## lane 1
## pow_5_pipe
module pow_5_pipe
(
    input             clock,
    input      [17:0] n,
    output reg [17:0] n_pow_5
);
export LEC_CHECK = 0
export ABC_AREA = 0
export CAP_MARGIN = 40
export CORE_MARGIN = 2
export CORE_UTILIZATION = 71
export CTS_CLUSTER_SIZE = 41
export HOLD_SLACK_MARGIN = -0.1
export MAX_ROUTING_LAYER = met4
export PLACE_DENSITY = 0.62
export SETUP_SLACK_MARGIN = 0.19
export SLEW_MARGIN = 20
export TNS_END_PERCENT = 5
create_clock -name core_clock -period 4.24 [get_ports {clock}]
run.sh (not shown) runs the stock make flow with config.mk's settings and CLKGATE_MAP_FILE=.
Status lane 1: flow complete, layout not clean - setup timing
Changes in lane 2 relative to lane 1:
- clearing HOLD_SLACK_MARGIN, which used to be -0.1
- clearing MAX_ROUTING_LAYER, which used to be met4
- clearing TNS_END_PERCENT, which used to be 5
- swapping 0.62 for 0.68 in PLACE_DENSITY
- clearing CTS_CLUSTER_SIZE, which used to be 41
- swapping 0 for 1 in ABC_AREA
- swapping 71 for 65 in CORE_UTILIZATION
- swapping 4.24 for 4.34 in the clock period (ns, I/O delays scaled along)
The flow for lane 2 finished, though final verification flagged setup timing. Delta (lane 2 minus lane 1): detailed placement HPWL moved up; final design instance area without fill climbed about 16%. Lane 2 vs lane 1, non-clock buffer count went up by 101. Higher area overhead of the layout relative to synthesis was reported by lane 2, not lane 1.


pow_5_pipe again, from the RTL that the note above started with.
make LEC_CHECK=0 CAP_MARGIN=20 CORE_MARGIN=2 CORE_UTILIZATION=40 CTS_CLUSTER_DIAMETER=210 CTS_CLUSTER_SIZE=99 SLEW_MARGIN=20 TNS_END_PERCENT=25 finish   # period 6.4 ns
Next try:
- CTS_CLUSTER_DIAMETER: 210 -> not set
- CTS_CLUSTER_SIZE: 99 -> not set
- TNS_END_PERCENT: 25 -> not set
- clock period: 6.4 -> 6.23 ns (I/O delays scaled with it)
=> Final area hardly moves. Area after synthesis is unchanged. Worst hold slack got worse by 0.0086 ns. Die area is unchanged. Critical path depth is unchanged. Count of clock-buffer cells in the layout stays the same.
Next try:
- CTS_CLUSTER_DIAMETER: not set -> 393
- CTS_CLUSTER_SIZE: not set -> 100
- TNS_END_PERCENT: not set -> 25
- clock period: 6.23 -> 6.4 ns (I/O delays scaled with it)
The new run finished clean; synthesized area stays the same; first-iteration DRC count fell by 2.4%; die size does not change; core utilization fell by 0.13 points; final area stays flat; hold slack improved by 0.0086 ns; wire length is about the same; via count rose by 0.71%.
Next try:
- CORE_UTILIZATION: 40 -> 9
- CTS_CLUSTER_DIAMETER: 393 -> not set
- CTS_CLUSTER_SIZE: 100 -> not set
- TNS_END_PERCENT: 25 -> not set
- clock period: 6.4 -> 9.96 ns (I/O delays scaled with it)
The new run passed the timing, design-rule and antenna checks; non-clock buffer count decreases by 35; hold slack is better by 0.032 ns; final area went up by 12%; sequential share of layout area came out lower by 1.1 points; setup slack gets better by 2.6 ns; synthesized cell count does not change; first-iteration DRC count grows by 11%; area after synthesis is unchanged.
Next try:
- CORE_UTILIZATION: 9 -> 72
- PLACE_DENSITY_LB_ADDON: not set -> 0.26
- SETUP_SLACK_MARGIN: not set -> 0.79
- clock period: 9.96 -> 6.4 ns (I/O delays scaled with it)
Outcome:
- die area falls by 87%
- design area falls by 12%
- clock-buffer cell count falls by 1
- synthesized area does not change
- global-route usage rises by 31 points
- via count rises by 7.4%
- critical path depth rises by 1
Next try:
- CORE_UTILIZATION: 72 -> 40
- CTS_CLUSTER_DIAMETER: not set -> 297
- CTS_CLUSTER_SIZE: not set -> 100
- HOLD_SLACK_MARGIN: not set -> 0.28
- PLACE_DENSITY_LB_ADDON: 0.26 -> not set
- SETUP_SLACK_MARGIN: 0.79 -> not set
The changed run finished with timing, DRC and antenna clean; utilization goes down by 35 points; wire length goes down by 8.3%; final area goes up by about 1.1%; critical path depth goes down by 1; die size goes up by 78%; via count goes down by 4.9%; worst hold slack got worse by 0.040 ns; non-clock buffer count goes down by 1.


Starting RTL as in the previous note.
clock: 5.16 ns
lec_check: 0
cap_margin: 20
core_margin: 2
core_utilization: 72
cts_cluster_diameter: 85
place_density_lb_addon: 0.26
slew_margin: 40
The starting point completed, yet does not pass: negative setup slack.
Rerun with:
Settings changed: CORE_UTILIZATION 72 to 40, CTS_CLUSTER_DIAMETER 85 to unset, PLACE_DENSITY_LB_ADDON 0.26 to unset, SLEW_MARGIN 40 to 20.
Clock period 5.16 ns to 6.4 ns, I/O delays scaled along.
After rerunning: This time the run produced a clean layout. Design area fell by 5.8%. Worst setup slack is better by 660 ps. Routed wire length is lower by 22%. Worst hold slack loses 14 ps.


build 92:
Starting RTL as in the previous note.
Settings: LEC_CHECK=0, ABC_AREA=1, CAP_MARGIN=0, CORE_ASPECT_RATIO=0.5, CORE_MARGIN=2, CORE_UTILIZATION=38, PLACE_DENSITY=0.68, SETUP_SLACK_MARGIN=0.19, SLEW_MARGIN=20; clock period 4.34 ns.
The layout from build 92, despite a flow that completed every stage, fails the layout checks, with the failing checks listed as setup timing.
--- input diff build 92..build 33 ---
Settings: ABC_AREA: 1 -> 0; CAP_MARGIN: 0 -> 40; CORE_ASPECT_RATIO: 0.5 -> unset.
### Flow results
- To summarise build 33: no stage aborted, but the layout did not pass its checks, failing on setup timing.
- The higher number of placement rows of build 92 and build 33 is in build 33.
- Build 92 -> build 33: total wirelength of the detailed-routed design decreased by a little under 10%
diff inputs: build 33 => build 11
Settings: CORE_UTILIZATION changed from 38 to 67; PLACE_DENSITY changed from 0.68 to 0.6; the clock period (ns, I/O delays scaled along) changed from 4.34 to 5.16.
[summary]
- To summarise build 11: no stage aborted, but the layout did not pass its checks, failing on setup timing.
- Build 11 has fraction of met3 tracks used by global routing above what build 33 had.
- On met2 track utilization from global routing: between build 11 and build 33, it ends up higher for build 11.
- On register cell area after layout: build 11 sits below build 33.
- Taking build 11 as 1.0, build 33 lands at 1.5 on non-clock buffer count.
- Going from build 33 to build 11, the global-route met1 utilization was found to have gone up by 19 points.
- Build 11 vs build 33 on total setup violations reported at the end of the flow: build 11 is the lower one.
- On hold slack, build 11 and build 33 are neck and neck.
Input changes introduced in build 93 (baseline for comparison: build 11):
Settings: ABC_AREA removed (was 0); PLACE_DENSITY removed (was 0.6); SETUP_SLACK_MARGIN removed (was 0.19); CAP_MARGIN changed from 40 to 20; CORE_UTILIZATION changed from 67 to 40; the clock period (ns, I/O delays scaled along) changed from 5.16 to 5.21.
### Flow results
- | build 93 | all stages done | FAIL | setup timing |
- | design area | build 93 vs build 11 | better |
- Build 11 → build 93: sequential fraction of total cell area held; core utilization moved down; largest stage delay on the critical path roughly the same; mean number of vias per cell dropped about 12%.
- [diff] wire length, build 93 relative to build 11: improvement
